==> design.v <==
module sdram_controller (
    wr_addr,
    wr_data,
    wr_enable,
    rd_addr,
    rd_data,
    rd_ready,
    rd_enable,
    busy, rst_n, clk,
    addr, bank_addr, data_in, data_out, data_oe, clock_enable, cs_n, ras_n, cas_n, we_n,
    data_mask_low, data_mask_high
);
parameter ROW_WIDTH = 13;
parameter COL_WIDTH = 9;
parameter BANK_WIDTH = 2;
parameter SDRADDR_WIDTH = ROW_WIDTH > COL_WIDTH ? ROW_WIDTH : COL_WIDTH;
parameter HADDR_WIDTH = BANK_WIDTH + ROW_WIDTH + COL_WIDTH;
parameter CLK_FREQUENCY = 133;   
parameter REFRESH_TIME =  32;    
parameter REFRESH_COUNT = 8192;  
localparam CYCLES_BETWEEN_REFRESH = ( CLK_FREQUENCY
                                      * 1_000
                                      * REFRESH_TIME
                                    ) / REFRESH_COUNT;
localparam IDLE      = 5'b00000;
localparam INIT_NOP1 = 5'b01000,
           INIT_PRE1 = 5'b01001,
           INIT_NOP1_1=5'b00101,
           INIT_REF1 = 5'b01010,
           INIT_NOP2 = 5'b01011,
           INIT_REF2 = 5'b01100,
           INIT_NOP3 = 5'b01101,
           INIT_LOAD = 5'b01110,
           INIT_NOP4 = 5'b01111;
localparam REF_PRE  =  5'b00001,
           REF_NOP1 =  5'b00010,
           REF_REF  =  5'b00011,
           REF_NOP2 =  5'b00100;
localparam READ_ACT  = 5'b10000,
           READ_NOP1 = 5'b10001,
           READ_CAS  = 5'b10010,
           READ_NOP2 = 5'b10011,
           READ_READ = 5'b10100;
localparam WRIT_ACT  = 5'b11000,
           WRIT_NOP1 = 5'b11001,
           WRIT_CAS  = 5'b11010,
           WRIT_NOP2 = 5'b11011;
localparam CMD_PALL = 8'b10010001,
           CMD_REF  = 8'b10001000,
           CMD_NOP  = 8'b10111000,
           CMD_MRS  = 8'b10000000,
           CMD_BACT = 8'b10011000,
           CMD_READ = 8'b10101001,
           CMD_WRIT = 8'b10100001;
input  [HADDR_WIDTH-1:0]   wr_addr;
input  [15:0]              wr_data;
input                      wr_enable;
input  [HADDR_WIDTH-1:0]   rd_addr;
output [15:0]              rd_data;
input                      rd_enable;
output                     rd_ready;
output                     busy;
input                      rst_n;
input                      clk;
output [SDRADDR_WIDTH-1:0] addr;
output [BANK_WIDTH-1:0]    bank_addr;
input  [15:0]              data_in;
output [15:0]              data_out;
output                     data_oe;
output                     clock_enable;
output                     cs_n;
output                     ras_n;
output                     cas_n;
output                     we_n;
output                     data_mask_low;
output                     data_mask_high;
reg  [HADDR_WIDTH-1:0]   haddr_r;
reg  [15:0]              wr_data_r;
reg  [15:0]              rd_data_r;
reg                      busy;
reg                      data_mask_low_r;
reg                      data_mask_high_r;
reg [SDRADDR_WIDTH-1:0]  addr_r;
reg [BANK_WIDTH-1:0]     bank_addr_r;
reg                      rd_ready_r;
wire                     data_mask_low, data_mask_high;
assign data_mask_high = data_mask_high_r;
assign data_mask_low  = data_mask_low_r;
assign rd_data        = rd_data_r;
reg [3:0] state_cnt;
reg [9:0] refresh_cnt;
reg [7:0] command;
reg [4:0] state;
reg [7:0] command_nxt;
reg [3:0] state_cnt_nxt;
reg [4:0] next;
assign {clock_enable, cs_n, ras_n, cas_n, we_n} = command[7:3];
assign bank_addr      = (state[4]) ? bank_addr_r : command[2:1];
assign addr           = (state[4] | state == INIT_LOAD) ? addr_r : { {SDRADDR_WIDTH-11{1'b0}}, command[0], 10'd0 };
assign data_out = wr_data_r;
assign data_oe  = (state == WRIT_CAS);
assign rd_ready = rd_ready_r;
always @ (posedge clk)
  if (~rst_n)
    begin
    state <= INIT_NOP1;
    command <= CMD_NOP;
    state_cnt <= 4'hf;
    haddr_r <= {HADDR_WIDTH{1'b0}};
    wr_data_r <= 16'b0;
    rd_data_r <= 16'b0;
    busy <= 1'b0;
    end
  else
    begin
    state <= next;
    command <= command_nxt;
    if (!state_cnt)
      state_cnt <= state_cnt_nxt;
    else
      state_cnt <= state_cnt - 1'b1;
    if (wr_enable)
      wr_data_r <= wr_data;
    if (state == READ_READ)
      begin
      rd_data_r <= data_in;
      rd_ready_r <= 1'b1;
      end
    else
      rd_ready_r <= 1'b0;
    busy <= state[4];
    if (rd_enable)
      haddr_r <= rd_addr;
    else if (wr_enable)
      haddr_r <= wr_addr;
    end
always @ (posedge clk)
 if (~rst_n)
   refresh_cnt <= 10'b0;
 else
   if (state == REF_NOP2)
     refresh_cnt <= 10'b0;
   else
     refresh_cnt <= refresh_cnt + 1'b1;
always @*
begin
    if (state[4])
      {data_mask_low_r, data_mask_high_r} = 2'b00;
    else
      {data_mask_low_r, data_mask_high_r} = 2'b11;
   bank_addr_r = 2'b00;
   addr_r = {SDRADDR_WIDTH{1'b0}};
   if (state == READ_ACT | state == WRIT_ACT)
     begin
     bank_addr_r = haddr_r[HADDR_WIDTH-1:HADDR_WIDTH-(BANK_WIDTH)];
     addr_r = haddr_r[HADDR_WIDTH-(BANK_WIDTH+1):HADDR_WIDTH-(BANK_WIDTH+ROW_WIDTH)];
     end
   else if (state == READ_CAS | state == WRIT_CAS)
     begin
     bank_addr_r = haddr_r[HADDR_WIDTH-1:HADDR_WIDTH-(BANK_WIDTH)];
     addr_r = {
               {SDRADDR_WIDTH-(11){1'b0}},
               1'b1,                        
               {10-COL_WIDTH{1'b0}},
               haddr_r[COL_WIDTH-1:0]
              };
     end
   else if (state == INIT_LOAD)
     begin
     addr_r = {{SDRADDR_WIDTH-10{1'b0}}, 10'b1000110000};
     end
end
always @*
begin
   state_cnt_nxt = 4'd0;
   command_nxt = CMD_NOP;
   if (state == IDLE)
        if (refresh_cnt >= CYCLES_BETWEEN_REFRESH)
          begin
          next = REF_PRE;
          command_nxt = CMD_PALL;
          end
        else if (rd_enable)
          begin
          next = READ_ACT;
          command_nxt = CMD_BACT;
          end
        else if (wr_enable)
          begin
          next = WRIT_ACT;
          command_nxt = CMD_BACT;
          end
        else
          begin
          next = IDLE;
          end
    else
      if (!state_cnt)
        case (state)
          INIT_NOP1:
            begin
            next = INIT_PRE1;
            command_nxt = CMD_PALL;
            end
          INIT_PRE1:
            begin
            next = INIT_NOP1_1;
            end
          INIT_NOP1_1:
            begin
            next = INIT_REF1;
            command_nxt = CMD_REF;
            end
          INIT_REF1:
            begin
            next = INIT_NOP2;
            state_cnt_nxt = 4'd7;
            end
          INIT_NOP2:
            begin
            next = INIT_REF2;
            command_nxt = CMD_REF;
            end
          INIT_REF2:
            begin
            next = INIT_NOP3;
            state_cnt_nxt = 4'd7;
            end
          INIT_NOP3:
            begin
            next = INIT_LOAD;
            command_nxt = CMD_MRS;
            end
          INIT_LOAD:
            begin
            next = INIT_NOP4;
            state_cnt_nxt = 4'd1;
            end
          REF_PRE:
            begin
            next = REF_NOP1;
            end
          REF_NOP1:
            begin
            next = REF_REF;
            command_nxt = CMD_REF;
            end
          REF_REF:
            begin
            next = REF_NOP2;
            state_cnt_nxt = 4'd7;
            end
          WRIT_ACT:
            begin
            next = WRIT_NOP1;
            state_cnt_nxt = 4'd1;
            end
          WRIT_NOP1:
            begin
            next = WRIT_CAS;
            command_nxt = CMD_WRIT;
            end
          WRIT_CAS:
            begin
            next = WRIT_NOP2;
            state_cnt_nxt = 4'd1;
            end
          READ_ACT:
            begin
            next = READ_NOP1;
            state_cnt_nxt = 4'd1;
            end
          READ_NOP1:
            begin
            next = READ_CAS;
            command_nxt = CMD_READ;
            end
          READ_CAS:
            begin
            next = READ_NOP2;
            state_cnt_nxt = 4'd1;
            end
          READ_NOP2:
            begin
            next = READ_READ;
            end
          default:
            begin
            next = IDLE;
            end
          endcase
      else
        begin
        next = state;
        command_nxt = command;
        end
end
endmodule
==> run.sh <==
#!/bin/bash
# the make line also repeats each setting of config.mk as NAME=value (left out here)
make -C /OpenROAD-flow-scripts/flow DESIGN_CONFIG=/design/flow/config.mk WORK_HOME=/design/flow/orfs CLKGATE_MAP_FILE= finish
==> config.mk <==
export PLATFORM = sky130hd
export DESIGN_NAME = sdram_controller
export DESIGN_NICKNAME = sdram_controller
export VERILOG_FILES = /design/flow/design.v
export SDC_FILE = /design/flow/constraint.sdc
export NUM_CORES = 4
export LEC_CHECK = 0
export ABC_AREA = 1
export CAP_MARGIN = 40
export CORE_ASPECT_RATIO = 0.93
export CORE_MARGIN = 2
export CORE_UTILIZATION = 57
export CTS_CLUSTER_DIAMETER = 371
export CTS_CLUSTER_SIZE = 99
export PLACE_DENSITY = 0.41
export SETUP_SLACK_MARGIN = 0.54
export SLEW_MARGIN = 20
export TNS_END_PERCENT = 10
==> constraint.sdc <==
create_clock -name core_clock -period 2.32 [get_ports {clk}]
set_input_delay 0.4640 -clock core_clock [delete_from_list [all_inputs] [get_ports {clk}]]
set_output_delay 0.4640 -clock core_clock [all_outputs]
set_load 0.01 [all_outputs]
==> COMMIT_EDITMSG, run 1 <==
Log flow metrics for this revision

- Adder-cell share of the synthesized area: 3.01%
* Max Fanout on Critical Path: 5
* Worst Max-Slew Pin Slew: 876 ps
- In the Yosys report, the sequential cells make up 44.5% of the chip area.
- STA reports a reg2reg setup slack of 120 ps.
- The final report gives the core utilization as 87.3%.
- Of the total synthesized cell area, the portion taken by XOR and XNOR cells is 0%.
- RSZ-0062 raised after global routing: true
* Maximum clock path buffer count: 2
- Startpoint of the worst register-to-register path: state_cnt[0]
- Clock tree root driver cell: sky130_fd_sc_hd__clkbuf_8
* First drt pass iteration count: 5
- Worst Setup Path Type: reg2reg
- Bufs and invs on worst path: 4
* Synth warn: 1
* Chip Area: 0.00799 mm²
- Cell family with the largest share of critical-path delay: simple AND/OR/NAND/NOR gates
- Clock group share of total power: 35.2%
- Buffers placed on the I/O ports in this run total 138.
- The arrival time of data at the worst endpoint is listed as 2500 ps.
- Setup crit end kind: flip-flop
- In the floorplan report the effective utilization is 58.0%.
- Total leakage power: 2.97 nW
- Final Setup Violations: 0
* Remaining antenna violation count after routing: 0
- Looking at the hold checks, the worst path lands on haddr_r[3].
* Largest area contributor in the synthesized netlist: sky130_fd_sc_hd__dfxtp_1
* Syn avg cell area: 7.04 µm²
- Multiplexer cells account for 0% of the synthesized area.
- Recorded from the global router log, the overflow total was 0.
* Largest non-sequential cell family by area: simple AND/OR/NAND/NOR gates
- Clock-pin slew on the worst setup and hold paths: 90 ps
* Critical Path Start Type: flip-flop
- Comb. pwr: 0.376 mW
- In this run, flip-flops and latches consume 52.9% of the power.
- Per the final report, max-transition violations number 0.
- Among all cell types in the netlist, the one instantiated most often is sky130_fd_sc_hd__nand2_1.
- By area the synthesized netlist is led by sky130_fd_sc_hd__dfxtp_1 44%, sky130_fd_sc_hd__nand2_1 14%, sky130_fd_sc_hd__nor2_1 8.4%.
- DR vias: 4,527
- Chip area in the Yosys report: 0.00416 mm²
- Per the skew report, the later register of the worst-skew pair sees a clock latency of 360 ps.
- For this design, the slowest cell found on the critical path is sky130_fd_sc_hd__dfxtp_2.
* Beginning of the critical path: state_cnt[0]
* Number of cells on the critical path: 17
* Comb pwr share: 11.9%
* Aoi share: 12.0%
- For reference, the top cells by count after synthesis are 157 x sky130_fd_sc_hd__nand2_1, 93 x sky130_fd_sc_hd__nor2_1, 91 x sky130_fd_sc_hd__dfxtp_1.
- Worst VDD drop: 0.406 mV
* Prevailing post-synth register cell: sky130_fd_sc_hd__dfxtp_1
- Origin of the worst min-delay path: rst_n
- In this run switching power makes up 24.6% of total power.
- Main power-consuming group: sequential cells
- Counting flops with a built-in enable in the synthesized netlist gives 1.
* Pin count of the biggest net entering global routing: 60
- Dividing total power by cell area gives a power density of 503 mW/mm².
* Period minus WS final: 2200 ps
- Cts-stage hold buffer count: 0
* Worst slack on hold paths: 458 ps
* Headroom to the max-slew limit: 41.2%
- Clock tree from TritonCTS: built
- Cell repeated most along the worst path: sky130_fd_sc_hd__nand2_1
* Distinct lib cells: 35
* Critical path cell sequence: inv_1 > ha_4 > nand2_4 > inv_2 > nand2_4 > nand2_4 > inv_6 > nand3_4 > nand2_8 > inv_6 > ha_1 > nand3b_1 > nand2_1 > nand3_1 > nand2_1 > nand2_1 > nand2_1
- The flow reports power dissipated in sequential cells as 1.67 mW.
- At floorplan, the net count of the design was reported as 685.
- Number of global-route vias before repair: 3,975
- P_clk: 1.11 mW
* Result of the run: timing/DRC/antenna clean
* 1st-iter DRT viols: 337
* Maximum level of the CTS H-tree: 3
- Setup TNS: 0 ps
- Per the final timing report, the hold violations number 0.
* Worst hold stages: 3
* Boundary pin count: 141
- The synthesis report gives the async set-or-reset register share as 0%.
- Per STA, the highest per-stage delay on the worst path measures 350 ps.
- Post-detailed-route via-to-cell ratio: 5.33
* Highest clock rate: 455 MHz
- The worst path uses 94.8% of the clock period.
* Number of placement rows: 30
- CTS saw 92 sinks.
- From left edge to right edge, the die measures 92.6 µm.
- The synthesized design contains 92 register bits.
- Data required time at the worst endpoint: 2620 ps
- In this run the cell area of the synthesized design comes to 0.00416 mm².
* Average routed wire per standard cell: 15.6 µm
- Yosys stat counts 591 cells in the synthesized netlist.
* Count of nets after finishing: 842
* Placer Congestion: 0.892
- Area overhead of the layout relative to synthesis: 50.6%
- Total CTS buffers: 9
* Worst clock skew on the final layout: 8.04 ps
* Share of the synthesized area in the top cell type: 43.8%
* Overall routing resource usage: 28.8%
* Worst min-delay path category: in2reg
- Synthesis handed over a netlist of 591 instances.
* Number of diodes added for antenna fixing: 0
- Initial antenna violation count: 0
- In the placement report, post-DP HPWL is listed as 8140 µm.
* Fill cell instance count of the final layout: 397
- Warnings raised by the tools during the run amount to 38.
* Core area: 0.00717 mm²
- Net switching power: 0.775 mW
* Depth of the worst register-to-register path: 17
* DIE HEIGHT: 86.4 µm
* Total wire length after detailed routing: 13,200 µm
- The script parses the final routing iteration and logs DRC violations as 0.
* Count of maximum capacitance violations: 0
- The power report lists cell-internal power as 2.37 mW.
- After Yosys synthesis, and, or, nand and nor cells account for 30.8% of the synthesized area.
- The first global-routing pass estimated 18,400 µm of wire.
## area by class of cell
type / instances / area (µm²) / area share [%]
multi-input combinational: 404 / 2180 / 34.8
sequential: 92 / 1870 / 29.9
timing repair buffer: 173 / 1620 / 25.9
inverter: 68 / 273 / 4.36
clock buffer: 10 / 138 / 2.20
tap: 96 / 120 / 1.92
clock inverter: 6 / 63.8 / 1.02
## timing repair
| item | CTS | global route |
|---|---|---|
| pin swaps | 7 | 17 |
| setup buffers | 8 | 13 |
| endpoints found under the setup margin | 29 | 33 |
| resized | 71 | 48 |
## metrics by stage
stage / setup slack [ps] / area [µm²] / instances / power [mW]
floorplan: 514 / 4230 / 591 / 1.85
global placement: 178 / 5690 / 812 / 2.05
detailed placement: 125 / 5690 / 812 / 2.06
CTS: 297 / 6000 / 836 / 3.13
global route: 66.8 / 6260 / 849 / 3.24
finish: 121 / 6260 / 849 / 3.15
## layer usage
layer | vias to the layer above | part of all wire, % | wire (µm) | GRT usage, %
li1 | 2178 | - | - | -
met1 | 2064 | 39 | 5220 | 35.5
met2 | 242 | 49 | 6540 | 50.4
met3 | 43 | 8.0 | 1060 | 5.48
met4 | 0 | 3.1 | 415 | 11.0
met5 | - | 0 | 0 | 0
==> inputs of run 2 (changes only) <==
- ABC_AREA: 1 -> default
- CAP_MARGIN: 40 -> 0
- CORE_ASPECT_RATIO: 0.93 -> default
- CORE_UTILIZATION: 57 -> 72
- CTS_CLUSTER_DIAMETER: 371 -> 103
- CTS_CLUSTER_SIZE: 99 -> 35
- PLACE_DENSITY: 0.41 -> default
- PLACE_DENSITY_LB_ADDON: default -> 0.28
- SETUP_SLACK_MARGIN: 0.54 -> 0.38
- SLEW_MARGIN: 20 -> 35
- TNS_END_PERCENT: 10 -> default
- clock period: 2.32 -> 2.71 ns (I/O delays scaled with it)
==> COMMIT_EDITMSG, run 2 <==
Store results of the implementation flow

- Result of the run: stopped before the end
- Last flow stage reached: global placement
- Tool error: [ERROR FLW-0024] Place density exceeds 1.0 (current PLACE_DENSITY_LB_ADDON =  0.28). Please check if the value of  PLACE_DENSITY_LB_ADDON is between 0 and 0.99.
- Share of the synthesized area in the top cell type: 43.3% (-0.53 points)
- Sequential element share of the synthesized area: 44.0% (-0.54 points)
- Synth warn: 1 (unchanged)
* Synth Area in XOR/XNOR: 1.66% (+1.7 points)
- The adder-cell share of the synthesized area is 2.97% (-0.037 points).
- The die area was 0.00647 mm² (-19%).
- The cell total in the yosys stat output was 494 (-16%).
* Synthesized Nets: 588 (-14%)
- Synthesized netlist cell count: 494 (-16%)
- The floorplan core area was 0.00557 mm² (-22%).
- Grouping non-sequential cells by family puts the most area in simple AND/OR/NAND/NOR gates.
- The yosys synthesis chip area came to 0.00421 mm² (+1.2%).
- Most common cell in the synthesized netlist: sky130_fd_sc_hd__nor2_1
* Syn avg cell area: 8.52 µm² (+21%)
- Aoi share: 12.6% (+0.63 points)
- The share of synthesized area spent on multiplexers is 13.0% (+13 points).
- The number of synthesized register bits came to 92 (unchanged).
- Largest area contributor in the synthesized netlist: sky130_fd_sc_hd__dfxtp_1
* Number of placement rows: 27 (-10%)
- Distinct lib cells: 58 (+66%)
- The number of synthesized flops with an enable pin came to 1 (unchanged).
* Share of async-settable or async-resettable flops after synthesis: 0% (unchanged)
- The mapped cell area is 0.00421 mm² (+1.2%).
- The initial core utilization is 75.5% (+18 points).
- The die span in y came to 80.5 µm (-6.8%).
- Ranked by instance count, the synthesized netlist is headed by 94 x sky130_fd_sc_hd__nor2_1, 91 x sky130_fd_sc_hd__dfxtp_1, 53 x sky130_fd_sc_hd__mux2i_1, 53 x sky130_fd_sc_hd__nand2_1, 48 x sky130_fd_sc_hd__a21oi_1.
- Basic-gate share of the synthesized area counting and, or, nand and nor cells: 20.8% (-10 points)
- Chip Width: 80.5 µm (-13%)
- Top post-synthesis cells by area: sky130_fd_sc_hd__dfxtp_1 43%, sky130_fd_sc_hd__mux2i_1 13%, sky130_fd_sc_hd__nor2_1 8.4%
- The number of top-level pins was 141 (unchanged).
- In the synthesized netlist the dominant register cell turns out to be sky130_fd_sc_hd__dfxtp_1.
==> inputs of run 3 (changes only) <==
- CAP_MARGIN: 0 -> 20
- CORE_UTILIZATION: 72 -> 67
- CTS_CLUSTER_DIAMETER: 103 -> 90
- CTS_CLUSTER_SIZE: 35 -> 29
- PLACE_DENSITY: default -> 0.6
- PLACE_DENSITY_LB_ADDON: 0.28 -> default
- SETUP_SLACK_MARGIN: 0.38 -> default
- SLEW_MARGIN: 35 -> 20
- clock period: 2.71 -> 2.7 ns (I/O delays scaled with it)
==> COMMIT_EDITMSG, run 3 <==
Store results of the implementation flow

- Result of the run: stopped before the end
* Last flow stage reached: global placement
- Tool error: [ERROR GPL-0301] Utilization 100.536 % exceeds 100%.
- The post-synthesis async set-or-reset flop share came to 0% (unchanged).
- Chip Width: 83.3 µm (+3.5%)
- Prevailing post-synth register cell: sky130_fd_sc_hd__dfxtp_1
- Synth warn: 1 (unchanged)
- DIE HEIGHT: 83.3 µm (+3.5%)
- Synth Area in XOR/XNOR: 1.66% (unchanged)
- After synthesis, the largest family of logic cells by area is simple AND/OR/NAND/NOR gates.
- Synthesized netlist cell count: 494 (unchanged)
* Distinct lib cells: 58 (unchanged)
* Sequential element share of the synthesized area: 44.0% (unchanged)
- Chip Area: 0.00693 mm² (+7.1%)
* EDFF count, synth: 1 (unchanged)
* Cell area after technology mapping: 0.00421 mm² (unchanged)
- Boundary pin count: 141 (unchanged)
- Synthesized Nets: 588 (unchanged)
- Per the synthesis report, the dominant area consumer among library cells is sky130_fd_sc_hd__dfxtp_1.
- Synthesized registers: 92 (unchanged)
- Core area: 0.00599 mm² (+7.5%)
* Most common cell in the synthesized netlist: sky130_fd_sc_hd__nor2_1
- Init Core Util: 70.3% (-5.3 points)
* Chip area in the Yosys report: 0.00421 mm² (unchanged)
* Aoi share: 12.6% (unchanged)
* Basic-gate share of the synthesized area counting and, or, nand and nor cells: 20.8% (unchanged)
* Share of the synthesized area in the top cell type: 43.3% (unchanged)
- The adder-cell share of the synthesized area was 2.97% (unchanged).
- The mean area per synthesized cell was 8.52 µm² (unchanged).
- Top cells by count: 94 x sky130_fd_sc_hd__nor2_1, 91 x sky130_fd_sc_hd__dfxtp_1, 53 x sky130_fd_sc_hd__mux2i_1, 53 x sky130_fd_sc_hd__nand2_1, 48 x sky130_fd_sc_hd__a21oi_1
* Number of placement rows: 28 (+3.7%)
* Mux cell area share after synthesis: 13.0% (unchanged)
- By area the synthesized netlist is led by sky130_fd_sc_hd__dfxtp_1 43%, sky130_fd_sc_hd__mux2i_1 13%, sky130_fd_sc_hd__nor2_1 8.4%.
- The cell total in the yosys stat output was 494 (unchanged).
==> inputs of run 4 (changes only) <==
- CAP_MARGIN: 20 -> 0
- CELL_PAD_IN_SITES_DETAIL_PLACEMENT: default -> 2
- CELL_PAD_IN_SITES_GLOBAL_PLACEMENT: default -> 3
- CORE_ASPECT_RATIO: default -> 0.85
- CORE_MARGIN: 2 -> 4
- CORE_UTILIZATION: 67 -> 20
- CTS_CLUSTER_DIAMETER: 90 -> 230
- CTS_CLUSTER_SIZE: 29 -> 26
- GPL_ROUTABILITY_DRIVEN: default -> 0
- GPL_TIMING_DRIVEN: default -> 0
- HOLD_SLACK_MARGIN: default -> 0.05
- MAX_ROUTING_LAYER: default -> met5
- MIN_ROUTING_LAYER: default -> met1
- PLACE_DENSITY: 0.6 -> default
- PLACE_DENSITY_LB_ADDON: default -> 0.12
- SETUP_SLACK_MARGIN: default -> -0.26
- SLEW_MARGIN: 20 -> 35
- TNS_END_PERCENT: default -> 60
- clock period: 2.7 -> 4.09 ns (I/O delays scaled with it)
==> COMMIT_EDITMSG, run 4 <==
Log flow metrics for this revision

* Result of the run: timing/DRC/antenna clean
* Overall power of the completed layout: 2.05 mW
* Number of cells on the critical path: 11
- Origin of the worst min-delay path: rd_data_r[15]
- Period minus WS final: 3800 ps
* Beginning of the critical path: state_cnt[0]
- At the pin with the least slew margin, the transition time is 858 ps.
- The commonest register cell is sky130_fd_sc_hd__dfxtp_1.
- Headroom to the max-slew limit: 42.8%
* Share of the synthesized area in the top cell type: 43.3% (unchanged)
* Synth warn: 1 (unchanged)
- Chip area in the Yosys report: 0.00421 mm² (unchanged)
- Of all cell types, the one taking the most synthesized area is sky130_fd_sc_hd__dfxtp_1.
- Largest non-sequential cell family by area: simple AND/OR/NAND/NOR gates
- Cts-stage hold buffer count: 0
* Count of maximum capacitance violations: 0
- Sequential power for this build is 0.946 mW.
* Adder-cell share of the synthesized area: 2.97% (unchanged)
* Distinct lib cells: 58 (unchanged)
- Maximum clock path buffer count: 2
- Pin count of the biggest net entering global routing: 16
- The number of top-level pins was 141 (unchanged).
- The die outline width came to 165 µm (+99%).
- Overall routing resource usage: 14.4%
* Number of global-route vias before repair: 4,533
- Final instance area: 0.00625 mm²
- Of the total power, the share spent switching nets is 23.8%.
- Basic-gate share of the synthesized area counting and, or, nand and nor cells: 20.8% (unchanged)
* Hold Violations, Final: 0
- Cell family with the largest share of critical-path delay: simple AND/OR/NAND/NOR gates
- Worst hold stages: 2
- The worst path uses 93.0% of the clock period.
- Count of nets after finishing: 737
* Global-route wire length before repair: 26,300 µm
- The end-of-flow timing check tallies setup violations at 0.
- The post-route utilization of the core is recorded as 30.5%.
- Aoi share: 12.6% (unchanged)
* Worst min-delay path category: reg2reg
- Synth Area in XOR/XNOR: 1.66% (unchanged)
* Total wire length after detailed routing: 16,500 µm
* Clock group share of total power: 43.1%
- Startpoint of the worst register-to-register path: state_cnt[0]
* Crit path largest cell delay: 660 ps
- The floorplan core area came to 0.0205 mm² (+240%).
- The number of standard-cell rows in the floorplan was 48 (+71%).
* Syn avg cell area: 8.52 µm² (unchanged)
- After the first detailed-routing iteration, the DRC count stood at 144.
- Average routed wire per standard cell: 17.9 µm
* Count of unresolved DRC violations after routing: 0
* Number of diodes added for antenna fixing: 0
* Maximum level of the CTS H-tree: 3
- The synthesized netlist cell count came to 494 (unchanged).
* Final std cells w/o fill: 922
- For the final database, setup skew stands at 8.36 ps.
- In the final layout, the fill cell count is 2,287.
* Total power divided by cell area: 328 mW/mm²
- The part of the Yosys area used for sequential elements was 44.0% (unchanged).
* Total leakage power: 2.41 nW
- DIE HEIGHT: 142 µm (+70%)
* Synthesized Nets: 588 (unchanged)
* Post-placement cell count: 906
* Init Core Util: 20.6% (-50 points)
- First drt pass iteration count: 4
* CTS Sinks: 92
* Most common cell in the synthesized netlist: sky130_fd_sc_hd__nor2_1
* Main power-consuming group: sequential cells
- Power attributed to combinational cells is 0.223 mW.
- Synthesized registers: 92 (unchanged)
- After detailed placement, the total cell area comes to 0.00593 mm².
- Post-detailed-route via-to-cell ratio: 4.35
- The mapped cell area came to 0.00421 mm² (unchanged).
- Per the detail_route report, the via count comes to 4,010.
- VDD sags by at most 0.146 mV.
- Setup slack on the worst reg-to-reg path comes out at 290 ps.
- WP data arrival: 4060 ps
* Setup TNS: 0 ps
- Mux cell area share after synthesis: 13.0% (unchanged)
- Total CTS buffers: 9
- HPWL reported at the end of detailed placement: 12,600 µm
- Buffers placed on the I/O ports in this run total 137.
- EDFF count, synth: 1 (unchanged)
- Worst slack on hold paths: 460 ps
* Chip Area: 0.0234 mm² (+240%)
* Bufs and invs on worst path: 3
- The later pin in the worst-skew pair is clocked with a latency of 350 ps.
- Worst path setup slack after routing: 288 ps
- After synthesis, the most frequently instantiated cells are 94 x sky130_fd_sc_hd__nor2_1, 91 x sky130_fd_sc_hd__dfxtp_1, 53 x sky130_fd_sc_hd__mux2i_1, 53 x sky130_fd_sc_hd__nand2_1, 48 x sky130_fd_sc_hd__a21oi_1.
* Total overflow reported by the global router: 0
* Clock tree root driver cell: sky130_fd_sc_hd__clkbuf_16
* Setup crit end kind: flip-flop
- Per the timing report, the achievable frequency comes out to 263 MHz.
* Net switching power: 0.488 mW
- Worst Hold Endpoint: rd_data_r[15]
- Critical Path Start Type: flip-flop
- Internal Power: 1.57 mW
* Top post-synthesis cells by area: sky130_fd_sc_hd__dfxtp_1 43%, sky130_fd_sc_hd__mux2i_1 13%, sky130_fd_sc_hd__nor2_1 8.4%
* Sequential group share of total power: 46.0%
- Initial antenna violation count: 0
* Critical path cell sequence: inv_1 > ha_1 > nor3b_2 > clkbuf_1 > mux2i_1 > nor3_1 > inv_1 > ha_1 > and2_1 > a311o_1 > o32ai_1
- Area overhead of the layout relative to synthesis: 48.6%
- Worst Setup Path Type: reg2reg
- The cell total in the yosys stat output was 494 (unchanged).
* Slowest library cell on the worst path: sky130_fd_sc_hd__nor3_1
* Number of OpenROAD warnings: 33
- For reference, the clock transition at the flip-flops on the worst setup and hold paths is 70 ps.
* Depth of the worst register-to-register path: 11
- The post-synthesis async set-or-reset flop share was 0% (unchanged).
- Clock tree from TritonCTS: built
- The pre-CTS setup check shows a worst slack of -21.3 ps.
- Summed over the clock group, the power is 0.886 mW.
- In this run, the combinational gates consume 10.8% of the power.
- Data required time at the worst endpoint: 4350 ps
- Count of final max-slew check failures: 0
- Remaining antenna violation count after routing: 0
- The report shows a maximum critical-path fanout of 10.
## run 4: area by class of cell
type / count / area, µm² / share of cell area (%)
Timing Repair Buffer: 138 / 1380 / 22.1
Clock inverter: 5 / 58.8 / 0.940
Clock buffer: 10 / 250 / 4.00
Sequential cell: 92 / 1850 / 29.6
Multi-Input combinational cell: 356 / 2160 / 34.6
Inverter: 14 / 55.1 / 0.880
Buffer: 32 / 148 / 2.36
Tap cell: 275 / 344 / 5.50
## run 4: per-layer routing
| metal | share of wire [%] | global-route usage (%) |
|---|---|---|
| met1 | 48 | 19.1 |
| met2 | 47 | 23.9 |
| met3 | 4.3 | 3.22 |
| met4 | 1.3 | 3.65 |
| met5 | 0 | 0 |
## run 4: what timing repair did
item | in CTS | in global routing
setup buffers | 0 | 0
setup endpoints to repair | 0 | 1
resized | 0 | 1
==> inputs of run 5 (changes only) <==
- ABC_AREA: default -> 1
- CAP_MARGIN: 0 -> 20
- CELL_PAD_IN_SITES_DETAIL_PLACEMENT: 2 -> default
- CELL_PAD_IN_SITES_GLOBAL_PLACEMENT: 3 -> default
- CORE_ASPECT_RATIO: 0.85 -> default
- CORE_MARGIN: 4 -> 2
- CORE_UTILIZATION: 20 -> 72
- CTS_CLUSTER_DIAMETER: 230 -> 373
- CTS_CLUSTER_SIZE: 26 -> 96
- GPL_ROUTABILITY_DRIVEN: 0 -> default
- GPL_TIMING_DRIVEN: 0 -> default
- HOLD_SLACK_MARGIN: 0.05 -> default
- MAX_ROUTING_LAYER: met5 -> default
- MIN_ROUTING_LAYER: met1 -> default
- PLACE_DENSITY: default -> 0.38
- PLACE_DENSITY_LB_ADDON: 0.12 -> default
- SETUP_SLACK_MARGIN: -0.26 -> default
- SLEW_MARGIN: 35 -> 20
- TNS_END_PERCENT: 60 -> 10
- clock period: 4.09 -> 4.95 ns (I/O delays scaled with it)
==> COMMIT_EDITMSG, run 5 <==
Store results of the implementation flow

- The flow did not finish.
* Last flow stage reached: global placement
- The first error in the log reads "[ERROR GPL-0301] Utilization 109.328 % exceeds 100%".
- Adder-cell share of the synthesized area: 3.01% (+0.037 points)
- DIE HEIGHT: 80.0 µm (-44%)
- The mean area per synthesized cell was 7.04 µm² (-17%).
- EDFF count, synth: 1 (unchanged)
- The biggest area contributor in the post-synthesis netlist is sky130_fd_sc_hd__dfxtp_1.
- Post-synth the commonest register cell is sky130_fd_sc_hd__dfxtp_1.
- The initial core utilization came to 75.0% (+54 points).
- Boundary pin count: 141 (unchanged)
* Mux cell area share after synthesis: 0% (-13 points)
* Synth warn: 1 (unchanged)
- Share of the synthesized area in the top cell type: 43.8% (+0.53 points)
- Synthesized netlist cell count: 591 (+20%)
- The share of synthesized cell area in and, or, nand and nor gates was 30.8% (+10 points).
* Most common cell in the synthesized netlist: sky130_fd_sc_hd__nand2_1
* Number of standard cells reported by yosys: 591 (+20%)
- Largest non-sequential cell family by area: simple AND/OR/NAND/NOR gates
* Top post-synthesis cells by area: sky130_fd_sc_hd__dfxtp_1 44%, sky130_fd_sc_hd__nand2_1 14%, sky130_fd_sc_hd__nor2_1 8.4%
- Chip Width: 80.0 µm (-52%)
* Synthesized registers: 92 (unchanged)
* Synthesized Nets: 685 (+16%)
- Core area: 0.00554 mm² (-73%)
- The die area was 0.00640 mm² (-73%).
- Cell area after technology mapping: 0.00416 mm² (-1.2%)
- The count of distinct cell types in the synthesized netlist is 35 (-40%).
- Chip area in the Yosys report: 0.00416 mm² (-1.2%)
* Synth Area in XOR/XNOR: 0% (-1.7 points)
- Share of async-settable or async-resettable flops after synthesis: 0% (unchanged)
- Top cells by count: 157 x sky130_fd_sc_hd__nand2_1, 93 x sky130_fd_sc_hd__nor2_1, 91 x sky130_fd_sc_hd__dfxtp_1
- The part of the Yosys area used for sequential elements came to 44.5% (+0.54 points).
- The compound-gate portion of the synthesized area was 12.0% (-0.63 points).
* Number of placement rows: 27 (-44%)
==> inputs of run 6 (changes only) <==
- ABC_AREA: 1 -> default
- CAP_MARGIN: 20 -> 5
- CORE_UTILIZATION: 72 -> 66
- CTS_CLUSTER_DIAMETER: 373 -> 105
- CTS_CLUSTER_SIZE: 96 -> 29
- PLACE_DENSITY: 0.38 -> 0.6
- SLEW_MARGIN: 20 -> 30
- TNS_END_PERCENT: 10 -> default
- clock period: 4.95 -> 2.35 ns (I/O delays scaled with it)
==> COMMIT_EDITMSG, run 6 <==
Store results of the implementation flow

- The die span in y was 83.9 µm (+4.8%).
- The synthesis stats list as the most numerous cell sky130_fd_sc_hd__nor2_1.
- Largest non-sequential cell family by area: simple AND/OR/NAND/NOR gates
- Placer Congestion: 0.959
- The cell total in the yosys stat output came to 494 (-16%).
* Sequential element share of the synthesized area: 44.0% (-0.54 points)
- Number of placement rows: 29 (+7.4%)
- Share of the synthesized area in the top cell type: 43.3% (-0.53 points)
- Mux cell area share after synthesis: 13.0% (+13 points)
- The yosys synthesis chip area is 0.00421 mm² (+1.2%).
- The mapped cell area is 0.00421 mm² (+1.2%).
- Post-synth the commonest register cell is sky130_fd_sc_hd__dfxtp_1.
- The share of synthesized cell area in and, or, nand and nor gates was 20.8% (-10 points).
* Largest area contributor in the synthesized netlist: sky130_fd_sc_hd__dfxtp_1
- Synth warn: 1 (unchanged)
- Adder-cell share of the synthesized area: 2.97% (-0.037 points)
* Top post-synthesis cells by area: sky130_fd_sc_hd__dfxtp_1 43%, sky130_fd_sc_hd__mux2i_1 13%, sky130_fd_sc_hd__nor2_1 8.4%
- The mean area per synthesized cell is 8.52 µm² (+21%).
* Result of the run: stopped before the end
- Per the run summary, the flow got no further than clock tree synthesis.
- HPWL reported at the end of detailed placement: 11,300 µm
- Tool error: [ERROR DPL-0033] detailed placement checks failed during check placement.
- Top cells by count: 94 x sky130_fd_sc_hd__nor2_1, 91 x sky130_fd_sc_hd__dfxtp_1, 53 x sky130_fd_sc_hd__mux2i_1, 53 x sky130_fd_sc_hd__nand2_1, 48 x sky130_fd_sc_hd__a21oi_1
* Distinct lib cells: 58 (+66%)
* Share of async-settable or async-resettable flops after synthesis: 0% (unchanged)
- The number of top-level pins was 141 (unchanged).
* Synthesized Nets: 588 (-14%)
- Synthesized netlist cell count: 494 (-16%)
- Synthesized registers: 92 (unchanged)
* Chip Area: 0.00703 mm² (+9.9%)
* Post-placement cell count: 722
- In this run the tool buffered the top-level ports with 138 buffer cells.
- The die outline width came to 83.9 µm (+4.8%).
* Aoi share: 12.6% (+0.63 points)
- The initial core utilization was 67.4% (-7.6 points).
- The post-synthesis share of cell area spent on xor and xnor gates came to 1.66% (+1.7 points).
- At the placement stage, the worst setup path has a slack of -326 ps.
- The floorplan core area came to 0.00624 mm² (+13%).
- EDFF count, synth: 1 (unchanged)
==> run 6: stage by stage <==
stage	cell area (µm²)	hold WS (ps)	TNS, ps
detailed placement	5910	453	-2220
global placement	5910	441	-665
floorplan	4250	424	-178
==> inputs of run 7 (changes only) <==
- ABC_AREA: default -> 1
- CAP_MARGIN: 5 -> 20
- CTS_CLUSTER_DIAMETER: 105 -> 393
- CTS_CLUSTER_SIZE: 29 -> 96
- SETUP_SLACK_MARGIN: default -> 0.22
- SLEW_MARGIN: 30 -> 20
- clock period: 2.35 -> 2.47 ns (I/O delays scaled with it)
==> COMMIT_EDITMSG, run 7 <==
Store results of the implementation flow

- Synth warn: 1 (unchanged)
- DIE HEIGHT: 83.4 µm (-0.58%)
- Among the non-sequential cells, simple AND/OR/NAND/NOR gates take the most area.
- The flow did not finish.
* Adder-cell share of the synthesized area: 3.01% (+0.037 points)
* Share of async-settable or async-resettable flops after synthesis: 0% (unchanged)
- The mean area per synthesized cell came to 7.04 µm² (-17%).
* Synthesized Nets: 685 (+16%)
- Sorting the synthesized cells by area gives the leading types as sky130_fd_sc_hd__dfxtp_1 44%, sky130_fd_sc_hd__nand2_1 14%, sky130_fd_sc_hd__nor2_1 8.4%.
- Chip Width: 83.4 µm (-0.58%)
* Basic-gate share of the synthesized area counting and, or, nand and nor cells: 30.8% (+10 points)
* Synthesized registers: 92 (unchanged)
- The number of standard-cell rows in the floorplan is 28 (-3.4%).
* Number of standard cells reported by yosys: 591 (+20%)
- Chip Area: 0.00695 mm² (-1.2%)
- Tool error: [ERROR GPL-0301] Utilization 101.047 % exceeds 100%.
- Most common cell in the synthesized netlist: sky130_fd_sc_hd__nand2_1
* Largest area contributor in the synthesized netlist: sky130_fd_sc_hd__dfxtp_1
- Top cells by count: 157 x sky130_fd_sc_hd__nand2_1, 93 x sky130_fd_sc_hd__nor2_1, 91 x sky130_fd_sc_hd__dfxtp_1
* Last flow stage reached: global placement
* Chip area in the Yosys report: 0.00416 mm² (-1.2%)
- The portion of synthesized cell area occupied by the leading cell type is 43.8% (+0.53 points).
* Init Core Util: 69.4% (+2.0 points)
* Mux cell area share after synthesis: 0% (-13 points)
- Synth Area in XOR/XNOR: 0% (-1.7 points)
- Prevailing post-synth register cell: sky130_fd_sc_hd__dfxtp_1
* Cell area after technology mapping: 0.00416 mm² (-1.2%)
- The synthesized netlist cell count is 591 (+20%).
* EDFF count, synth: 1 (unchanged)
- Core area: 0.00599 mm² (-4.0%)
- Boundary pin count: 141 (unchanged)
- The count of distinct cell types in the synthesized netlist is 35 (-40%).
* Sequential element share of the synthesized area: 44.5% (+0.54 points)
- The compound-gate portion of the synthesized area came to 12.0% (-0.63 points).
==> inputs of run 8 (changes only) <==
- ABC_AREA: 1 -> default
- CTS_CLUSTER_DIAMETER: 393 -> default
- CTS_CLUSTER_SIZE: 96 -> 46
- SETUP_SLACK_MARGIN: 0.22 -> default
- clock period: 2.47 -> 4.37 ns (I/O delays scaled with it)
==> COMMIT_EDITMSG, run 8 <==
Log flow metrics for this revision

- The number of synthesized flops with an enable pin was 1 (unchanged).
- In the final routed layout, each cell accounts on average for 21.2 µm.
- The flow ran to the end and the layout has no timing, DRC or antenna violations.
- The final weighted congestion recorded by global placement is 0.939.
- For the worst setup path, the data required time is 3500 ps.
- Syn avg cell area: 8.52 µm² (+21%)
- Number of diodes added for antenna fixing: 0
* Post-layout period usage: 84.9%
- Worst setup path endpoint: addr[4]
- In the power breakdown, the biggest contributor is sequential cells.
- The initial core utilization came to 67.4% (-2.0 points).
- Critical Path Start Type: flip-flop
- Clock tree from TritonCTS: built
- The die span in y was 83.9 µm (+0.59%).
- DR vias: 4,476
- Clock tree root driver cell: sky130_fd_sc_hd__clkbuf_8
- Synth warn: 1 (unchanged)
- For this run, the detailed router reports a per-instance via density of 6.40.
* Crit path largest cell delay: 860 ps
* Depth of the worst register-to-register path: 8
- Aoi share: 12.6% (+0.63 points)
* Worst Hold Endpoint: command[4]
* Synthesized registers: 92 (unchanged)
- The violation tally recorded at the end of detailed-routing iteration 0 is 440.
- Internal Power: 1.26 mW
- Power spread over the standard cell area amounts to 297 mW/mm².
* Total leakage power: 2.31 nW
- Cell area after technology mapping: 0.00421 mm² (+1.2%)
- The via count of the first global-routing pass came to 4,349.
- Setup TNS: 0 ps
* Final Setup Violations: 0
- Count of maximum capacitance violations: 0
* Worst min-delay path category: reg2reg
* Adder-cell share of the synthesized area: 2.97% (-0.037 points)
- The most common cell in the synthesized netlist is sky130_fd_sc_hd__nor2_1.
- CTS Sinks: 92
- Period minus WS final: 3710 ps
* MI comb area: 0.00215 mm²
* Top cells by count: 94 x sky130_fd_sc_hd__nor2_1, 91 x sky130_fd_sc_hd__dfxtp_1, 53 x sky130_fd_sc_hd__mux2i_1, 53 x sky130_fd_sc_hd__nand2_1, 48 x sky130_fd_sc_hd__a21oi_1
- Hold repair after CTS inserted 0 buffers.
- Power attributed to the clock group is 0.617 mW.
- The share of synthesized area spent on multiplexers is 13.0% (+13 points).
* Slowest library cell on the worst path: sky130_fd_sc_hd__nor3_1
* Largest non-sequential cell family by area: simple AND/OR/NAND/NOR gates
- Beginning of the critical path: state[4]
- The count of distinct cell types in the synthesized netlist came to 58 (+66%).
- Chip area in the Yosys report: 0.00421 mm² (+1.2%)
- Entering global routing, the biggest net connects 62 pins.
- Post-CTS Setup Repair Bufs: 0
- Port buffering added 138 buffers.
- Number of standard cells reported by yosys: 494 (-16%)
* Post_cts resized: 0
- Per the detail_route report, DRC violations left total 0.
* Number of OpenROAD warnings: 36
* Prevailing post-synth register cell: sky130_fd_sc_hd__dfxtp_1
- Per the breakdown, switching nets consume 26.5% of all power.
- STA classifies the critical path endpoint as a primary output.
- Startpoint of the worst register-to-register path: state[1]
- Boundary pin count: 141 (unchanged)
- Based on the critical path, the design can be clocked at up to 270 MHz.
* HPWL reported at the end of detailed placement: 9150 µm
* Worst clock skew on the final layout: 8.12 ps
* Top post-synthesis cells by area: sky130_fd_sc_hd__dfxtp_1 43%, sky130_fd_sc_hd__mux2i_1 13%, sky130_fd_sc_hd__nor2_1 8.4%
- The share of total power dissipated in combinational logic is 12.3%.
- The data arrival time reported for the critical path is 2840 ps.
- Synth Area in XOR/XNOR: 1.66% (+1.7 points)
- Across the VDD grid, the largest voltage drop is 0.291 mV.
* Clock group share of total power: 36.0%
- Initial antenna violation count: 0
* Largest area contributor in the synthesized netlist: sky130_fd_sc_hd__dfxtp_1
* First drt pass iteration count: 7
- The worst-case max-slew headroom was logged as 27.3%.
- The die outline width was 83.9 µm (+0.59%).
- The critical path in this run is classified as reg2out.
* FF/Latch Area: 0.00185 mm²
- Total overflow reported by the global router: 0
* Maximum clock path buffer count: 2
* Chip Area: 0.00703 mm² (+1.2%)
- RSZ-0062 raised after global routing: false
- Clock-pin slew on the worst setup and hold paths: 100 ps
- The post-synthesis async set-or-reset flop share is 0% (unchanged).
* Core area: 0.00624 mm² (+4.2%)
- Basic-gate share of the synthesized area counting and, or, nand and nor cells: 20.8% (-10 points)
- In this design, the largest share of critical-path delay is due to simple AND/OR/NAND/NOR gates.
* Hold Violations, Final: 0
- The filler cells instantiated in the layout total 233.
- Summed over all combinational cells, the power is 0.211 mW.
- The clock reaches the later pin of the worst-skew pair after 390 ps.
- Critical path cell sequence: inv_1 > nor3_1 > nor2_1 > a21oi_1 > clkdlybuf4s50_1
- Global routing used 42.2% of the available tracks across all layers.
- Sequential element share of the synthesized area: 44.0% (-0.54 points)
- Worst path setup slack after routing: 660 ps
- Max Fanout on Critical Path: 8
- Net switching power: 0.454 mW
* Sequential group share of total power: 51.7%
- Worst Max-Slew Pin Slew: 1080 ps
- Minimum setup slack among reg-to-reg paths: 1230 ps
- Overall power of the completed layout: 1.72 mW
- Per the TritonCTS log, the buffer count is 9.
* Synthesized netlist cell count: 494 (-16%)
- The number of buffers and inverters on the critical path is 2.
- The H-tree generated during clock tree synthesis spans 3 levels.
- Remaining antenna violation count after routing: 0
* Seq. pwr: 0.887 mW
- Number of cells on the critical path: 5
* Global-route wire length before repair: 23,000 µm
* Post-Place Setup Slack: 1010 ps
- For this block, the routed nets add up to 14,800 µm of wire.
- After the last flow step, the layout net total stands at 711.
* Worst hold stages: 2
* Synthesized Nets: 588 (-14%)
* Number of placement rows: 29 (+3.6%)
* Count of final max-slew check failures: 0
* Share of the synthesized area in the top cell type: 43.3% (-0.53 points)
* Area overhead of the layout relative to synthesis: 37.4%
## run 8: layout make-up
type                    instances  area share, %
multi-input cells             356           37.2
well taps                      77           1.67
inverters                      14          0.952
repair buffers                144           24.6
clock buffers                   9           2.14
flip-flops and latches         92           32.0
clock inverters                 7           1.41
## run 8: layer usage
layer | part of all wire, % | wire length, µm | global-route usage (%) | up-vias
met2 | 49 | 7200 | 72.2 | 382
met5 | 0 | 0 | 0 | -
met4 | 6.3 | 938 | 24.9 | 0
li1 | - | - | - | 1928
met1 | 35 | 5170 | 48.1 | 2070
met3 | 10 | 1490 | 9.50 | 96
## run 8: metrics by stage
step                      cells  util, %  hold WS [ps]  area (µm²)
after detailed placement    683     89.4           443        5580
after CTS                   699     92.7           464        5780
final                       699     92.7           466        5780
after floorplan             494        -           424        4210
after global placement      683     89.4           441        5580
after global routing        699     92.7           484        5780
==> inputs of run 9 (changes only) <==
- CELL_PAD_IN_SITES_DETAIL_PLACEMENT: default -> 0
- CORE_ASPECT_RATIO: default -> 0.5
- CORE_MARGIN: 2 -> 3
- CORE_UTILIZATION: 66 -> 51
- CTS_CLUSTER_SIZE: 46 -> 19
- GPL_TIMING_DRIVEN: default -> 0
- HOLD_SLACK_MARGIN: default -> 0.05
- MAX_ROUTING_LAYER: default -> met5
- MIN_ROUTING_LAYER: default -> met1
- PLACE_DENSITY: 0.6 -> default
- PLACE_DENSITY_LB_ADDON: default -> 0.13
- SETUP_SLACK_MARGIN: default -> -0.26
- SLEW_MARGIN: 20 -> 10
- TNS_END_PERCENT: default -> 60
- clock period: 4.37 -> 4.09 ns (I/O delays scaled with it)
==> COMMIT_EDITMSG, run 9 <==
Log flow metrics for this revision

* Clock group share of total power: 43.5% (+7.5 points)
* Chip Width: 134 µm (+60%)
- The number of warnings reported in the yosys synthesis log came to 1 (unchanged).
* Minimum setup slack among reg-to-reg paths: 520 ps (-710 ps)
- Critical path cell sequence: inv_1 > ha_1 > nor3b_1 > clkbuf_1 > mux2i_1 > nor3_1 > inv_1 > ha_1 > and2_1 > a311o_1 > o32ai_1
- The yosys synthesis chip area is 0.00421 mm² (unchanged).
* Comb pwr share: 10.5% (-1.8 points)
- Bufs and invs on worst path: 3 (+1)
- The mapped cell area was 0.00421 mm² (unchanged).
- The routed length per instance was 15.7 µm (-26%).
- The post-route worst hold slack is 453 ps (-13.3 ps).
- Number of diodes added for antenna fixing: 0 (unchanged)
* Sequential element share of the synthesized area: 44.0% (unchanged)
- EDFF count, synth: 1 (unchanged)
- The share of synthesized area spent on multiplexers is 13.0% (unchanged).
* Final Setup Violations: 0 (unchanged)
* Placed Area: 0.00572 mm² (+2.4%)
- The half-perimeter wire length after placement was 8640 µm (-5.6%).
* Total power divided by cell area: 341 mW/mm² (+15%)
- The reported clock group power is 0.894 mW (+45%).
- The count of distinct cell types in the synthesized netlist is 58 (unchanged).
- The total routed wirelength was 11,900 µm (-20%).
* Share of the synthesized area in the top cell type: 43.3% (unchanged)
* Startpoint of the worst register-to-register path: state_cnt[0]
- The max-capacitance violation count is 0 (unchanged).
- The global placer's final weighted congestion was 0.837 (-11%).
- The longest individual stage delay on the worst path was 640 ps (-220 ps).
- Top cells by count: 94 x sky130_fd_sc_hd__nor2_1, 91 x sky130_fd_sc_hd__dfxtp_1, 53 x sky130_fd_sc_hd__mux2i_1, 53 x sky130_fd_sc_hd__nand2_1, 48 x sky130_fd_sc_hd__a21oi_1
- The number of nets produced by synthesis is 588 (unchanged).
- Top post-synthesis cells by area: sky130_fd_sc_hd__dfxtp_1 43%, sky130_fd_sc_hd__mux2i_1 13%, sky130_fd_sc_hd__nor2_1 8.4%
- The aggregate global-route resource usage was 25.5% (-17 points).
- Main power-consuming group: sequential cells
- Slowest library cell on the worst path: sky130_fd_sc_hd__nor3b_1
- Final instance area: 0.00603 mm² (+4.3%)
- Hold Violations, Final: 0 (unchanged)
- The share of synthesized cell area in and, or, nand and nor gates came to 20.8% (unchanged).
- Share of async-settable or async-resettable flops after synthesis: 0% (unchanged)
* Synth Area in XOR/XNOR: 1.66% (unchanged)
- The number of vias per cell after detailed routing came to 5.30 (-17%).
- Core area: 0.00765 mm² (+23%)
* Setup crit end kind: flip-flop
* Initial antenna violation count: 0 (unchanged)
- Count of nets after finishing: 736 (+3.5%)
* Result of the run: timing/DRC/antenna clean
- The share of the core filled with cells is 78.8% (-14 points).
* Chip Area: 0.00945 mm² (+34%)
* Post_cts resized: 0 (unchanged)
* Area overhead of the layout relative to synthesis: 43.3%
* Syn avg cell area: 8.52 µm² (unchanged)
- The number of remaining DRC errors is 0 (unchanged).
* Boundary pin count: 141 (unchanged)
- Headroom to the max-slew limit: 45.4% (+18 points)
- The largest voltage drop on the vdd net was 0.236 mV (-19%).
- Fraction of met3 tracks used by global routing: 11.4% (+1.9 points)
- The number of antenna-violating nets in the routed design is 0 (unchanged).
- Number of OpenROAD warnings: 33 (-8.3%)
- WP data arrival: 3820 ps (+980 ps)
- Critical Path Start Type: flip-flop
- In this run the most critical hold path is launched from rd_data_r[13].
- Data required time at the worst endpoint: 4340 ps (+840 ps)
- Fill cell instance count of the final layout: 533 (+130%)
* Worst clock skew on the final layout: 8.38 ps (+0.261 ps)
- Met1 track utilization from global routing: 29.7% (-18 points)
- The number of buffers added on ports was 137 (-0.72%).
- Prevailing post-synth register cell: sky130_fd_sc_hd__dfxtp_1
- First drt pass iteration count: 4 (-3)
- Worst hold stages: 2 (unchanged)
- The critical path starts at state_cnt[0].
- The violation tally from detailed-route iteration zero came to 253 (-43%).
- Maximum clock path buffer count: 2 (unchanged)
- Number of cells on the critical path: 11 (+6)
- Pin count of the biggest net entering global routing: 15 (-76%)
- The clock slew seen by the registers of the worst setup and hold paths was 60 ps (-40 ps).
* Post-layout period usage: 87.3% (+2.4 points)
- The power consumed by combinational cells was 0.217 mW (+3%).
- The count of pins over their slew limit is 0 (unchanged).
- The net switching power is 0.450 mW (-0.88%).
- Worst Setup Path Type: reg2reg
* Depth of the worst register-to-register path: 11 (+3)
- Synthesized registers: 92 (unchanged)
* Synthesized netlist cell count: 494 (unchanged)
* DR vias: 3,999 (-11%)
- Setup repair after global routing left no endpoint under its margin.
* Setup TNS: 0 ps (unchanged)
- The leakage power total came to 2.41 nW (+4.1%).
- The internal power was 1.61 mW (+27%).
- The largest fanout on the critical path came to 10 (+2).
- The via count of the first global-routing pass is 3,895 (-10%).
* Global routing's busiest layer: met2
- Most common cell in the synthesized netlist: sky130_fd_sc_hd__nor2_1
- Largest area contributor in the synthesized netlist: sky130_fd_sc_hd__dfxtp_1
- Met2 GRT Util: 42.9% (-29 points)
- DIE HEIGHT: 70.2 µm (-16%)
- The initial core utilization was 55.0% (-12 points).
* Worst Hold Endpoint: rd_data_r[13]
- Cts-stage hold buffer count: 0 (unchanged)
* CTS Sinks: 92 (unchanged)
- Sequential group share of total power: 46.0% (-5.7 points)
* Net Sw Frac: 21.9% (-4.6 points)
- Largest non-sequential cell family by area: simple AND/OR/NAND/NOR gates
- The worst path in the final design needs a cycle of 3570 ps, including I/O delays and setup.
* Clock tree root driver cell: sky130_fd_sc_hd__clkbuf_16
* Seq. pwr: 0.946 mW (+6.7%)
- On the critical path the largest part of the delay comes from simple AND/OR/NAND/NOR gates.
* Highest clock rate: 280 MHz
* Clock tree from TritonCTS: built
- Worst Max-Slew Pin Slew: 812 ps (-269 ps)
- The CTS buffer count was 9 (unchanged).
- The global-route wire length before repair was 19,000 µm (-17%).
* Number of standard cells reported by yosys: 494 (unchanged)
- Worst skew pair latency: 350 ps (-40 ps)
* Worst min-delay path category: reg2reg
- The number of standard-cell rows in the floorplan came to 22 (-24%).
* Maximum level of the CTS H-tree: 3 (unchanged)
* Aoi share: 12.6% (unchanged)
- Post-CTS Setup Repair Bufs: 0 (unchanged)
- The global route total overflow is 0 (unchanged).
- Adder-cell share of the synthesized area: 2.97% (unchanged)
[run 9: area by class of cell]
type | instances | area (µm²) | area share [%]
Inverter | 14 | 55.1 | 0.912
Clock buffer | 11 | 243 | 4.02
Multi-Input combinational cell | 356 | 2150 | 35.7
Clock inverter | 5 | 75.1 | 1.24
Timing Repair Buffer | 137 | 1370 | 22.7
Buffer | 32 | 148 | 2.45
Sequential cell | 92 | 1850 | 30.7
Tap cell | 108 | 135 | 2.24
[run 9: layer usage]
metal | up-vias | part of all wire [%]
met5 | - | 0
met4 | 0 | 1.6
met3 | 18 | 9.9
met2 | 135 | 48
met1 | 1869 | 40
li1 | 1977 | -
[run 9: stage by stage]
step,power [mW],setup WS (ps),std cells
3_3_place_gp,1.17,576,739
4_1_cts,2.06,530,755
5_1_grt,2.12,249,755
6_report,2.06,519,755
2_1_floorplan,1.06,1180,494
3_5_place_dp,1.18,471,739
==> inputs of run 10 (changes only) <==
- CELL_PAD_IN_SITES_DETAIL_PLACEMENT: 0 -> default
- CORE_ASPECT_RATIO: 0.5 -> default
- CORE_MARGIN: 3 -> 2
- CORE_UTILIZATION: 51 -> 61
- CTS_CLUSTER_SIZE: 19 -> default
- GPL_TIMING_DRIVEN: 0 -> default
- HOLD_SLACK_MARGIN: 0.05 -> default
- MAX_ROUTING_LAYER: met5 -> default
- MIN_ROUTING_LAYER: met1 -> default
- PLACE_DENSITY_LB_ADDON: 0.13 -> default
- SETUP_SLACK_MARGIN: -0.26 -> default
- SLEW_MARGIN: 10 -> 20
- TNS_END_PERCENT: 60 -> default
- clock period: 4.09 -> 3.36 ns (I/O delays scaled with it)
==> COMMIT_EDITMSG, run 10 <==
Log flow metrics for this revision

- The post-synthesis async set-or-reset flop share is 0% (unchanged).
- Depth of the worst register-to-register path: 9 (-2)
- The pin count of the biggest net entering global routing is 49 (+34).
- The transition time at the pin with the least slew margin is 627 ps (-185 ps).
- The tightest min-delay check is of the reg2reg type.
- The tally of filler cells in the layout was 386 (-28%).
- RSZ-0062 raised after global routing: false
- Basic-gate share of the synthesized area counting and, or, nand and nor cells: 20.8% (unchanged)
- Beginning of the critical path: state[4]
- The total routed wirelength came to 11,200 µm (-5.9%).
* Total CTS buffers: 9 (unchanged)
- Clock tree root driver cell: sky130_fd_sc_hd__clkbuf_8
- Number of diodes added for antenna fixing: 0 (unchanged)
- Startpoint of the worst register-to-register path: state_cnt[0]
- Boundary pin count: 141 (unchanged)
* Worst Setup Path Type: reg2out
* Main power-consuming group: sequential cells
- The net switching power was 0.546 mW (+21%).
- CTS Sinks: 92 (unchanged)
- Origin of the worst min-delay path: rd_data_r[8]
- Clock tree from TritonCTS: built
- Overall power of the completed layout: 2.11 mW (+2.7%)
- The share of the core filled with cells is 86.4% (+7.5 points).
- Final Setup Violations: 0 (unchanged)
* Aoi share: 12.6% (unchanged)
- The number of standard-cell rows in the floorplan came to 30 (+36%).
* Comb. pwr: 0.257 mW (+18%)
* Headroom to the max-slew limit: 58.1% (+13 points)
- Final std cells w/o fill: 707 (-6.4%)
- Slowest library cell on the worst path: sky130_fd_sc_hd__clkdlybuf4s50_1
- Per the run report, area growth between synthesis and finish was 37.8%.
- Most common cell in the synthesized netlist: sky130_fd_sc_hd__nor2_1
- Highest clock rate: 338 MHz
- Count of maximum capacitance violations: 0 (unchanged)
- Worst setup path endpoint: addr[10]
- Count of nets after finishing: 716 (-2.7%)
- After layout, the minimum clock period comes to 2960 ps.
- The aggregate global-route resource usage was 30.0% (+4.5 points).
- Number of port buffers: 138 (+0.73%)
- P_clk: 0.706 mW (-21%)
* Post-layout period usage: 88.0% (+0.72 points)
- The number of synthesized register bits came to 92 (unchanged).
- The vias after detailed routing came to 3,957 (-1.1%).
* Average routed wire per standard cell: 15.8 µm (+0.51%)
* Hold Violations, Final: 0 (unchanged)
* EDFF count, synth: 1 (unchanged)
* Maximum level of the CTS H-tree: 3 (unchanged)
* Largest non-sequential cell family by area: simple AND/OR/NAND/NOR gates
* Placer Congestion: 0.871 (+4.0%)
- Internal Power: 1.57 mW (-2.5%)
* Final instance area: 0.00580 mm² (-3.8%)
- Initial antenna violation count: 0 (unchanged)
- The path with the worst hold slack has its endpoint at rd_data_r[8].
* Distinct lib cells: 58 (unchanged)
- Total power divided by cell area: 364 mW/mm² (+6.8%)
- The synthesis report lists the most area-consuming cells as sky130_fd_sc_hd__dfxtp_1 43%, sky130_fd_sc_hd__mux2i_1 13%, sky130_fd_sc_hd__nor2_1 8.4%.
- The setup clock skew after layout came to 14.6 ps (+6.23 ps).
- The post-synthesis share of cell area spent on xor and xnor gates came to 1.66% (unchanged).
* Post-placement cell count: 691 (-6.5%)
- The part of the power in combinational logic is 12.2% (+1.7 points).
- Worst slack on hold paths: 459 ps (+6.58 ps)
- The die outline width is 87.1 µm (-35%).
- Synth warn: 1 (unchanged)
- Sequential group share of total power: 54.4% (+8.4 points)
- The number of nets produced by synthesis is 588 (unchanged).
- The mean area per synthesized cell came to 8.52 µm² (unchanged).
- Net Sw Frac: 25.9% (+4.0 points)
- Worst path setup slack after routing: 402 ps (-117 ps)
- The floorplan core area was 0.00672 mm² (-12%).
- Clock group share of total power: 33.4% (-10 points)
- The number of buffers inserted by hold repair at cts is 0 (unchanged).
- Remaining antenna violation count after routing: 0 (unchanged)
- The worst setup timing slack at the placement stage is 455 ps (-15.9 ps).
- Prevailing post-synth register cell: sky130_fd_sc_hd__dfxtp_1
- Critical path cell sequence: inv_1 > or3_1 > o21ai_0 > clkdlybuf4s50_1
- Post-detailed-route via-to-cell ratio: 5.60 (+5.7%)
* Number of standard cells reported by yosys: 494 (unchanged)
* 1st-iter DRT viols: 187 (-26%)
- The via count of the first global-routing pass came to 3,709 (-4.8%).
- Chip area in the Yosys report: 0.00421 mm² (unchanged)
* Setup TNS: 0 ps (unchanged)
- The adder-cell share of the synthesized area was 2.97% (unchanged).
- Cell area after technology mapping: 0.00421 mm² (unchanged)
* Maximum clock path buffer count: 2 (unchanged)
- The part of the Yosys area used for sequential elements was 44.0% (unchanged).
- Critical Path Start Type: flip-flop
- Number of cells on the critical path: 4 (-7)
- The setup fix buffers added after clock tree synthesis came to 0 (unchanged).
- Placed Area: 0.00562 mm² (-1.7%)
- Minimum setup slack among reg-to-reg paths: 580 ps (+60 ps)
- Result of the run: timing/DRC/antenna clean
- The data arrival time of the critical path came to 2290 ps (-1530 ps).
- Worst hold stages: 2 (unchanged)
- The largest voltage drop on the vdd net is 0.261 mV (+11%).
- Clock-pin slew on the worst setup and hold paths: 90 ps (+30 ps)
- Number of OpenROAD warnings: 35 (+6.1%)
- The initial core utilization is 62.6% (+7.6 points).
- The share of synthesized area spent on multiplexers was 13.0% (unchanged).
* Top cells by count: 94 x sky130_fd_sc_hd__nor2_1, 91 x sky130_fd_sc_hd__dfxtp_1, 53 x sky130_fd_sc_hd__mux2i_1, 53 x sky130_fd_sc_hd__nand2_1, 48 x sky130_fd_sc_hd__a21oi_1
* Crit path largest cell delay: 600 ps (-40 ps)
* Total overflow reported by the global router: 0 (unchanged)
- The synthesized netlist cell count was 494 (unchanged).
- The sum of buffers and inverters on the critical path is 2 (-1).
* Data required time at the worst endpoint: 2690 ps (-1650 ps)
- The power drawn by the sequential cells came to 1.15 mW (+22%).
- The die area came to 0.00758 mm² (-20%).
- Max Fanout on Critical Path: 8 (-2)
* Post_cts resized: 0 (unchanged)
- First drt pass iteration count: 7 (+3)
- The portion of synthesized cell area occupied by the leading cell type came to 43.3% (unchanged).
- The global-route wire length before repair was 17,700 µm (-6.8%).
- Count of unresolved DRC violations after routing: 0 (unchanged)
* Total leakage power: 2.33 nW (-3.1%)
- Worst skew pair latency: 370 ps (+20 ps)
* DIE HEIGHT: 87.1 µm (+24%)
- Setup crit end kind: primary output
- The half-perimeter wire length after placement was 8110 µm (-6.1%).
- The kind of cell with the highest combined delay along the critical path is buffers and inverters.
- Count of final max-slew check failures: 0 (unchanged)
- sky130_fd_sc_hd__dfxtp_1 takes more of the synthesized area than any other cell.
[run 10: layout make-up]
cell class | count | area [µm²] | share of cell area (%)
clock buffers | 9 | 124 | 2.14
clock inverters | 7 | 57.6 | 0.992
inverters | 14 | 55.1 | 0.949
multi-input cells | 356 | 2150 | 37.1
flip-flops and latches | 92 | 1850 | 31.9
well taps | 80 | 100 | 1.73
repair buffers | 149 | 1460 | 25.1
[run 10: metal layers]
metal	share of wire (%)	vias to the layer above	wire length (µm)	track usage (%)
li1	-	1936	-	-
met1	41	1839	4570	36.0
met2	49	155	5490	51.8
met3	6.8	27	754	5.88
met4	3.1	0	342	13.5
met5	0	-	0	0
Power is estimated from default activity; no workload was simulated.
